==> flow/design.v <==
module division(input clk, input rst, input start, input [31:0] dividendo, divisor,
                output [31:0] cociente, residuo, output done);
reg [31:0] shift_register;
reg [31:0] pre_divisor;
reg [31:0] cont;
reg idle;                       
reg done_r;                     
reg [15:0] resta, pre_cocido, res, cocido;
always @ (posedge clk) begin
  done_r <= 1'b0;
  if (rst) begin
    idle = 1'b1;
  end else if (idle) begin
    if (start) begin
      cont = 32'b0;
      shift_register = {8'b0, dividendo[15:0]};
      pre_cocido = 16'b0;
      pre_divisor = divisor;
      shift_register = shift_register << 1;
      cont = cont + 1'b1;
      idle = 1'b0;
    end
  end else begin
    if (cont < 5'd17) begin
      if (shift_register[31:16] < pre_divisor[15:0]) begin
        pre_cocido = pre_cocido << 1;
      end else begin
        resta = shift_register[31:16] - pre_divisor[15:0];
        pre_cocido = pre_cocido << 1;
        pre_cocido[0] = 1'b1;
        shift_register[31:16] = resta;
      end
      shift_register = shift_register << 1;
      cont = cont + 1'b1;
    end else begin
      cocido = pre_cocido;
      res = shift_register[31:16]>>1;
      idle = 1'b1;
      done_r <= 1'b1;
    end
  end
end
assign cociente = {16'b0, cocido};
assign residuo = {16'b0, res};
assign done = done_r;
endmodule
export LEC_CHECK = 0
export CAP_MARGIN = 20
export CORE_ASPECT_RATIO = 0.5
export CORE_MARGIN = 2
export CORE_UTILIZATION = 68
export CTS_CLUSTER_DIAMETER = 399
export CTS_CLUSTER_SIZE = 98
export PLACE_DENSITY = 0.6
export SLEW_MARGIN = 20
export TNS_END_PERCENT = 70
create_clock -name core_clock -period 10.0 [get_ports {clk}]
run.sh (not shown) runs the stock make flow with config.mk's settings and CLKGATE_MAP_FILE=.
The first run went through all stages and came out clean.
Edit:
CORE_ASPECT_RATIO = default   (was 0.5)
CORE_UTILIZATION = 72   (was 68)
CTS_CLUSTER_DIAMETER = default   (was 399)
CTS_CLUSTER_SIZE = default   (was 98)
TNS_END_PERCENT = default   (was 70)
clock period = 4.04 ns   (was 10.0 ns; I/O delays follow)
Worst hold slack gains 0.012 ns.
First-iteration DRC count is higher by well over a third.
Worst setup slack gets worse by 4.5 ns.
Count of clock-buffer cells in the layout is unchanged.
Via count climbs by a little under a tenth.
Die area came out lower by a few percent.
Area after synthesis does not change.
Total power went up by well over a third.
Design area hardly moves.
Edit:
ABC_AREA = 1   (was default)
CORE_UTILIZATION = 68   (was 72)
SETUP_SLACK_MARGIN = 0.61   (was default)
clock period = 2.46 ns   (was 4.04 ns; I/O delays follow)
Effect:
- Now the flow finished but failed the layout checks on negative setup slack
- setup slack gets worse by 1.0 ns
- clock power grows by 52%
- flip-flop count does not change
- clock-buffer cell count grows by 2
- synthesized area is higher by 13%
- die area goes up by 19%
- critical path depth fell by 2
- non-clock buffer count rises by 61
- core utilization came out higher by 1.9 points
- routed wire length rises by 88%
- combinational power climbs to 3.1 times its value
Edit:
SETUP_SLACK_MARGIN = 0.13   (was 0.61)
Now the flow completed without violations; clock skew came out lower by 0.0082 ns; synthesized cell count does not change; sequential cell count does not change; non-clock buffer count goes down by 52.
Edit:
ABC_AREA = default   (was 1)
CORE_UTILIZATION = 72   (was 68)
CTS_CLUSTER_SIZE = 14   (was default)
PLACE_DENSITY = 0.95   (was 0.6)
SETUP_SLACK_MARGIN = -0.19   (was 0.13)
Result:
- The changed run ran to the end with violations: negative setup slack
- die area decreases by about a fifth
- power increases slightly
- core utilization increases by 9.9 points
- combinational power increases slightly
- setup slack loses 0.50 ns
- synthesized cell count decreases by well over a third
- non-clock buffer count increases by 1
- worst hold slack gains 0.026 ns
- routed wire length increases by about a fifth
- design area decreases by roughly a tenth

---

RTL: the design.v shown in full above, as it stands there.
==> flow/config.mk <==
export PLATFORM = sky130hd
export DESIGN_NAME = division
export DESIGN_NICKNAME = division
export VERILOG_FILES = /design/flow/design.v
export SDC_FILE = /design/flow/constraint.sdc
export NUM_CORES = 4
export LEC_CHECK = 0
export ABC_AREA = 0
export CAP_MARGIN = 5
export CORE_MARGIN = 2
export CORE_UTILIZATION = 51
export CTS_CLUSTER_DIAMETER = 95
export GPL_ROUTABILITY_DRIVEN = 1
export GPL_TIMING_DRIVEN = 0
export MAX_ROUTING_LAYER = met4
export MIN_ROUTING_LAYER = met1
export SLEW_MARGIN = 35
export TNS_END_PERCENT = 60
==> flow/constraint.sdc <==
create_clock -name core_clock -period 4.14 [get_ports {clk}]
set_input_delay 0.8280 -clock core_clock [delete_from_list [all_inputs] [get_ports {clk}]]
set_output_delay 0.8280 -clock core_clock [all_outputs]
set_load 0.01 [all_outputs]
The starting point finished with timing, DRC and antenna clean.
Next try:
CORE_UTILIZATION = 40   (was 51)
MIN_ROUTING_LAYER = met2   (was met1)
SETUP_SLACK_MARGIN = 0.04   (was not set)
clock period = 2.94 ns   (was 4.14 ns; I/O delays follow)
After rerunning: The changed run produced a clean layout. Via count rises by 36%. Worst setup slack gets worse by 1.1 ns. Power increases by 44%. Cell area went up by 2.4%. Clock skew went down by 0.0058 ns. Flip-flop count does not change. Hold slack improved by 0.0061 ns. Global-route usage is higher by 3.2 points.
Power figures rest on the tool's default switching activity, not on a simulated workload.
